## job 2219
==> flow/design.v <==
/*verilator lint_off EOFNEWLINE*/
/*verilator lint_off WIDTHEXPAND*/
module cordic #(
    parameter WIDTH = 16,                
    parameter ITERATIONS = 12,           
    parameter MODE = 0                   
)(
    input wire clk,
    input wire rst_n,
    input wire start,                    
    input wire [WIDTH-1:0] x_in,         
    input wire [WIDTH-1:0] y_in,         
    input wire [WIDTH-1:0] z_in,         
    output reg done,                     
    output reg [WIDTH-1:0] x_out,        
    output reg [WIDTH-1:0] y_out,        
    output reg [WIDTH-1:0] z_out         
);
    localparam IDLE = 2'd0;
    localparam SETUP = 2'd1;
    localparam ITERATE = 2'd2;
    localparam DONE = 2'd3;
    reg [1:0] state, next_state;
    reg signed [WIDTH-1:0] x, y;
    reg [WIDTH-1:0] z;
    reg signed [WIDTH-1:0] x_next, y_next;
    reg [WIDTH-1:0] z_next;
    reg [$clog2(ITERATIONS)-1:0] iteration;
    function [WIDTH-1:0] atan_table;
        input [3:0] idx;
        begin
            case (idx)
                4'd0:  atan_table = 16'd8192;    
                4'd1:  atan_table = 16'd4836;    
                4'd2:  atan_table = 16'd2555;    
                4'd3:  atan_table = 16'd1297;    
                4'd4:  atan_table = 16'd651;     
                4'd5:  atan_table = 16'd326;     
                4'd6:  atan_table = 16'd163;     
                4'd7:  atan_table = 16'd81;      
                4'd8:  atan_table = 16'd41;      
                4'd9:  atan_table = 16'd20;      
                4'd10: atan_table = 16'd10;      
                4'd11: atan_table = 16'd5;       
                default: atan_table = 16'd0;
            endcase
        end
    endfunction
    always @(posedge clk or negedge rst_n) begin
        if (!rst_n) begin
            state <= IDLE;
            x <= 0;
            y <= 0;
            z <= 0;
            iteration <= 0;
            done <= 1'b0;
            x_out <= 0;
            y_out <= 0;
            z_out <= 0;
        end else begin
            state <= next_state;
            case (state)
                IDLE: begin
                    done <= 1'b0;
                end
                SETUP: begin
                    x <= x_in;
                    y <= y_in;
                    z <= z_in;
                    iteration <= 0;
                end
                ITERATE: begin
                    x <= x_next;
                    y <= y_next;
                    z <= z_next;
                    iteration <= iteration + 1;
                end
                DONE: begin
                    done <= 1'b1;
                    x_out <= x;
                    y_out <= y;
                    z_out <= z;
                end
            endcase
        end
    end
    always @(*) begin
        next_state = state;
        case (state)
            IDLE: begin
                if (start) begin
                    next_state = SETUP;
                end
            end
            SETUP: begin
                next_state = ITERATE;
            end
            ITERATE: begin
                if (iteration == ITERATIONS - 1) begin
                    next_state = DONE;
                end
            end
            DONE: begin
                next_state = IDLE;
            end
        endcase
    end
    wire [WIDTH-1:0] shift_x = x >>> iteration;
    wire [WIDTH-1:0] shift_y = y >>> iteration;
    always @(*) begin
        x_next = x;
        y_next = y;
        z_next = z;
        if (state == ITERATE) begin
            if (MODE == 0) begin
                if (z[WIDTH-1] == 1'b0) begin   
                    x_next = x - shift_y;
                    y_next = y + shift_x;
                    z_next = z - atan_table(iteration);
                end else begin   
                    x_next = x + shift_y;
                    y_next = y - shift_x;
                    z_next = z + atan_table(iteration);
                end
            end else begin
                if (y[WIDTH-1] == 1'b0) begin   
                    x_next = x + shift_y;
                    y_next = y - shift_x;
                    z_next = z + atan_table(iteration);
                end else begin   
                    x_next = x - shift_y;
                    y_next = y + shift_x;
                    z_next = z - atan_table(iteration);
                end
            end
        end
    end
endmodule
/*verilator lint_on EOFNEWLINE*/
/*verilator lint_on WIDTHEXPAND*/ 
Settings: LEC_CHECK=0, ABC_AREA=0, CAP_MARGIN=25, CORE_ASPECT_RATIO=0.73, CORE_MARGIN=10, CORE_UTILIZATION=40, MIN_ROUTING_LAYER=met1, PLACE_DENSITY=0.42, SLEW_MARGIN=10; clock period 10.0 ns.
run.sh (not shown) runs the stock make flow with config.mk's settings and CLKGATE_MAP_FILE=.
Job 2219 finished every step from synthesis to the final layout, and the layout passed the timing, DRC and antenna checks.
Here is what was changed in the inputs of job 9315 compared with job 2219.
- SLEW_MARGIN now 20, was 10
- CTS_CLUSTER_SIZE now 99, previously not set
- MIN_ROUTING_LAYER no longer set, was met1
- PLACE_DENSITY_LB_ADDON now 0.28, previously not set
- CORE_MARGIN now 2, was 10
- ABC_AREA no longer set, was 0
- CAP_MARGIN now 20, was 25
- SETUP_SLACK_MARGIN now 1.69, previously not set
- CORE_ASPECT_RATIO no longer set, was 0.73
- TNS_END_PERCENT now 20, previously not set
- PLACE_DENSITY no longer set, was 0.42
- CELL_PAD_IN_SITES_GLOBAL_PLACEMENT now 3, previously not set
- CTS_CLUSTER_DIAMETER now 380, previously not set
Notes after the runs:
- Non-clock buffer area fraction after layout: job 9315 vs job 2219 — no meaningful difference
- Die boundary height was higher in job 9315 than in job 2219.
- Taking job 2219 as the reference point, the length of the first detailed-routing pass in iterations of job 9315 falls by 1.
- Compared with job 2219, job 9315 shows a higher post-layout minimum cycle time.
- The share of the final layout cell area in sequential cells on job 9315 is in line with that on job 2219.
- Worst setup slack, job 2219 and job 9315: smaller value in job 9315
- Via density per instance ended up 1.9% lower on job 9315 than on job 2219.
- The sequential cell area in the final layout of job 2219 and that of job 9315 are within noise of each other.
- Of job 2219 and job 9315, the lower number of tap instances belongs to job 2219.
The inputs of job 3794 differ from those of job 9315 as listed below.
- removing SETUP_SLACK_MARGIN (formerly 1.69)
- changing CAP_MARGIN from 20 to 40
- removing CELL_PAD_IN_SITES_GLOBAL_PLACEMENT (formerly 3)
- removing PLACE_DENSITY_LB_ADDON (formerly 0.28)
- removing TNS_END_PERCENT (formerly 20)
- changing CTS_CLUSTER_SIZE from 99 to 100
- changing CTS_CLUSTER_DIAMETER from 380 to 332
- changing CORE_MARGIN from 2 to 3
- setting CORE_ASPECT_RATIO to 0.5 for the first time
- changing CORE_UTILIZATION from 40 to 45
Notes after the runs:
Number of clock buffers in the layout up 2 in job 3794 wrt job 9315
Job 9315 -> job 3794: register share of the cell area flat
Against job 9315, job 3794 comes in 5.8 points higher on global-route track usage on met1.
The worst setup slack number comes out higher for job 3794 vs job 9315.
[compare] base=job 9315 new=job 3794: average wire per standard cell has increased, detailed-routing wirelength on met1 has increased, detailed-route vias per instance shows an increase of 0.39.
For job 1953, these inputs were changed with respect to job 3794:
- a change of CORE_MARGIN from 3 to 2
- a deleted CORE_ASPECT_RATIO that had been 0.5
- a deleted CTS_CLUSTER_DIAMETER that had been 332
- a change of CAP_MARGIN from 40 to 20
- a change of CORE_UTILIZATION from 45 to 68
- a change of CTS_CLUSTER_SIZE from 100 to 33
- a change of the clock period (ns, I/O delays scaled along) from 10.0 to 5.01
[summary]
The utilization of the core after routing number comes out lower for job 3794 vs job 1953. Diff job 1953 and job 3794: maximum net fanout on the critical path higher in job 3794. Slew at the pin with the worst max-slew slack, job 1953 and job 3794, higher one = job 1953. Job 3794 reports its slowest cell on the critical path as sky130_fd_sc_hd__a2111oi_0 while job 1953 reports sky130_fd_sc_hd__dfrtp_4. Pre-placement core utilization came out higher on job 1953 than on job 3794. Job 1953 has less setup slack than job 3794.
## Diff of input files: job 6429 against job 1953
- setting PLACE_DENSITY_LB_ADDON to 0.06 for the first time
- removing CTS_CLUSTER_SIZE (formerly 33)
- changing CORE_UTILIZATION from 68 to 65
- setting ABC_AREA to 0 for the first time
- changing the clock period (ns, I/O delays scaled along) from 5.01 to 8.0
## What came out
Compare job 1953 and job 6429 | highest clock frequency the design can meet lower: job 6429
Job 6429 vs. job 1953: via count -272, wire length went down 5.8%, post-route clock period utilization decreased by 23 points relative to the old numbers.
Job 6429 vs job 1953: final core utilization down in job 6429
Against job 1953 as the reference, job 6429 delivers a lower relative area change from synthesis to final layout.
Data arrival time of the critical path was lower in the run labelled job 1953.

========
RTL: the design.v shown in full above, as it stands there.
==> flow/config.mk <==
export PLATFORM = sky130hd
export DESIGN_NAME = cordic
export DESIGN_NICKNAME = cordic
export VERILOG_FILES = /design/flow/design.v
export SDC_FILE = /design/flow/constraint.sdc
export NUM_CORES = 4
export LEC_CHECK = 0
export CAP_MARGIN = 20
export CORE_MARGIN = 2
export CORE_UTILIZATION = 72
export CTS_CLUSTER_DIAMETER = 39
export MAX_ROUTING_LAYER = met4
export PLACE_DENSITY = 0.67
export SETUP_SLACK_MARGIN = 2.15
export SLEW_MARGIN = 20
==> flow/constraint.sdc <==
create_clock -name core_clock -period 7.27 [get_ports {clk}]
set_input_delay 1.4540 -clock core_clock [delete_from_list [all_inputs] [get_ports {clk}]]
set_output_delay 1.4540 -clock core_clock [all_outputs]
set_load 0.01 [all_outputs]
The starting point completed without violations.
Next try:
Settings changed: CTS_CLUSTER_DIAMETER 39 to 30, MAX_ROUTING_LAYER met4 to not set, PLACE_DENSITY 0.67 to 0.71, SETUP_SLACK_MARGIN 2.15 to 0.61.
Clock period 7.27 ns to 4.68 ns, I/O delays scaled along.
The new run stopped in global routing (GRT-0232).
Area after synthesis stays the same.
Die size is unchanged.
Synthesized cell count is unchanged.
Next try:
Settings changed: CORE_UTILIZATION 72 to 30, CTS_CLUSTER_DIAMETER 30 to not set, PLACE_DENSITY 0.71 to not set, SETUP_SLACK_MARGIN 0.61 to not set.
Clock period 4.68 ns to 5.71 ns, I/O delays scaled along.
This time the run ran to the end with no violations.
Die size climbs by 130%.
Area after synthesis does not change.
Synthesized cell count does not change.
Next try:
Settings changed: ABC_AREA set to 0, CORE_UTILIZATION 30 to 40, MIN_ROUTING_LAYER set to met2, PLACE_DENSITY set to 0.42.
Clock period 5.71 ns to 10.0 ns, I/O delays scaled along.
- The new run finished with timing, DRC and antenna clean
- non-clock buffer count falls by 4
- routed wire length grows by about 4.4%
- sequential share of layout area is higher by 0.35 points
- critical path depth went up by 2
- die area fell by about 24%
- setup slack is better by 3.8 ns
- design area falls by about 1.5%
- register-to-register slack gains 3.8 ns
- clock skew drops by 0.0035 ns
Next try:
Settings changed: ABC_AREA 0 to not set, MIN_ROUTING_LAYER met2 to not set, PLACE_DENSITY 0.42 to not set.
Clock period 10.0 ns to 5.71 ns, I/O delays scaled along.
- The changed run passed the timing, DRC and antenna checks
- wire length shrinks by 6.3%
- sequential share of layout area shrinks by 0.12 points
- count of clock-buffer cells in the layout shrinks by 1
- synthesized cell count does not change
- cell count stays flat
- synthesized area does not change
- via count shrinks by about 27%
- setup slack got worse by 3.8 ns

========
RTL: the design.v shown in full above, as it stands there.
Settings: LEC_CHECK=0, CAP_MARGIN=40, CELL_PAD_IN_SITES_GLOBAL_PLACEMENT=0, CORE_MARGIN=2, CORE_UTILIZATION=33, CTS_CLUSTER_DIAMETER=380, CTS_CLUSTER_SIZE=99, SETUP_SLACK_MARGIN=1.68, SLEW_MARGIN=20, TNS_END_PERCENT=20; clock period 10.0 ns.
Rerun with:
--- a/flow/config.mk
+++ b/flow/config.mk
@@ -6,11 +6,11 @@
 export NUM_CORES = 4
 export LEC_CHECK = 0
-export CAP_MARGIN = 40
+export CAP_MARGIN = 20
 export CELL_PAD_IN_SITES_GLOBAL_PLACEMENT = 0
 export CORE_MARGIN = 2
-export CORE_UTILIZATION = 33
+export CORE_UTILIZATION = 40
 export CTS_CLUSTER_DIAMETER = 380
 export CTS_CLUSTER_SIZE = 99
-export SETUP_SLACK_MARGIN = 1.68
+export SETUP_SLACK_MARGIN = -0.9
 export SLEW_MARGIN = 20
 export TNS_END_PERCENT = 20
The changed run passed the timing, DRC and antenna checks.
Setup slack loses 200 ps.
Fmax fell by 3.5%.
Clock skew is about the same.
Synthesized cell count stays the same.
Non-clock buffer count fell by 2.
Synthesized area is unchanged.
Hold slack barely changes.
Core utilization rose by 8.0 points.
Die area fell by about 17%.
Final cell count fell by about 4.7%.
Rerun with:
==> flow/config.mk (replaced) <==
export PLATFORM = sky130hd
export DESIGN_NAME = cordic
export DESIGN_NICKNAME = cordic
export VERILOG_FILES = /design/flow/design.v
export SDC_FILE = /design/flow/constraint.sdc
export NUM_CORES = 4
export LEC_CHECK = 0
export CAP_MARGIN = 0
export CORE_MARGIN = 5
export CORE_UTILIZATION = 45
export CTS_CLUSTER_DIAMETER = 332
export CTS_CLUSTER_SIZE = 100
export SLEW_MARGIN = 20
export TNS_END_PERCENT = 20
What happened:
- critical path depth decreases by 2
- worst hold slack hardly moves
- cell count came out lower by 3.2%
- setup slack improved by 36 ps
- wire length grows by 0.82%
- non-clock buffer count is unchanged
- final area drops by 0.34%
- global-route usage grows by 0.45 points
Rerun with:
--- a/flow/config.mk
+++ b/flow/config.mk
@@ -6,9 +6,8 @@
 export NUM_CORES = 4
 export LEC_CHECK = 0
-export CAP_MARGIN = 0
-export CORE_MARGIN = 5
-export CORE_UTILIZATION = 45
+export CAP_MARGIN = 40
+export CORE_MARGIN = 2
+export CORE_UTILIZATION = 40
 export CTS_CLUSTER_DIAMETER = 332
 export CTS_CLUSTER_SIZE = 100
 export SLEW_MARGIN = 20
-export TNS_END_PERCENT = 20
What happened: Wire length decreases by 0.98%. Via count increases by 0.31%. Die area increases by 3.6%. Synthesized cell count stays the same.

========
// cordic: RTL as listed in full above, without the edits since
==> flow/config.mk <==
export PLATFORM = sky130hd
export DESIGN_NAME = cordic
export DESIGN_NICKNAME = cordic
export VERILOG_FILES = /design/flow/design.v
export SDC_FILE = /design/flow/constraint.sdc
export NUM_CORES = 4
export LEC_CHECK = 0
export CAP_MARGIN = 20
export CORE_MARGIN = 2
export CORE_UTILIZATION = 70
export CTS_CLUSTER_DIAMETER = 42
export SETUP_SLACK_MARGIN = 1.39
export SLEW_MARGIN = 20
==> flow/constraint.sdc <==
create_clock -name core_clock -period 5.42 [get_ports {clk}]
set_input_delay 1.0840 -clock core_clock [delete_from_list [all_inputs] [get_ports {clk}]]
set_output_delay 1.0840 -clock core_clock [all_outputs]
set_load 0.01 [all_outputs]
The baseline finished clean.
Edit:
Settings changed: CORE_UTILIZATION 70 to 40, CTS_CLUSTER_DIAMETER 42 to unset, SETUP_SLACK_MARGIN 1.39 to unset.
Clock period 5.42 ns to 10.0 ns, I/O delays scaled along.
Clock-buffer cell count went up by 1.
Cell area goes down by 9.4%.
Routed wire length fell by 25%.
Die size rose by 72%.
Area after synthesis is unchanged.
First-iteration DRC count fell by 74%.
Worst hold slack gets worse by 3.9 ps.
Final cell count climbs by 5.3%.
Edit:
Settings changed: CELL_PAD_IN_SITES_GLOBAL_PLACEMENT set to 3, CTS_CLUSTER_DIAMETER set to 380, CTS_CLUSTER_SIZE set to 99, PLACE_DENSITY_LB_ADDON set to 0.01, SETUP_SLACK_MARGIN set to -0.9.
Result: Register-to-register slack is better by 100 ps. Worst hold slack is worse by 5.1 ps.
Edit:
Settings changed: CAP_MARGIN 20 to 0, CELL_PAD_IN_SITES_GLOBAL_PLACEMENT 3 to unset, CORE_MARGIN 2 to 3, CORE_UTILIZATION 40 to 45, CTS_CLUSTER_DIAMETER 380 to 332, CTS_CLUSTER_SIZE 99 to 100, PLACE_DENSITY_LB_ADDON 0.01 to unset, SETUP_SLACK_MARGIN -0.9 to unset.
Outcome: The changed run finished clean; final cell count decreases by 3.2%; hold slack gains 7.1 ps; utilization grows by 5.4 points; final area went down by 0.81%; worst setup slack improves by 66 ps; wire length fell by 2.9%.
Edit:
Settings changed: CAP_MARGIN 0 to 20, CELL_PAD_IN_SITES_GLOBAL_PLACEMENT set to 3, CORE_ASPECT_RATIO set to 0.5, CORE_MARGIN 3 to 2, CORE_UTILIZATION 45 to 40, CTS_CLUSTER_DIAMETER 332 to 380, CTS_CLUSTER_SIZE 100 to 99, PLACE_DENSITY set to 0.89, SETUP_SLACK_MARGIN set to -0.9, TNS_END_PERCENT set to 5.
=>
- global-route usage is lower by 0.35 points
- sequential share of layout area falls by 0.17 points
- worst setup slack loses 43 ps
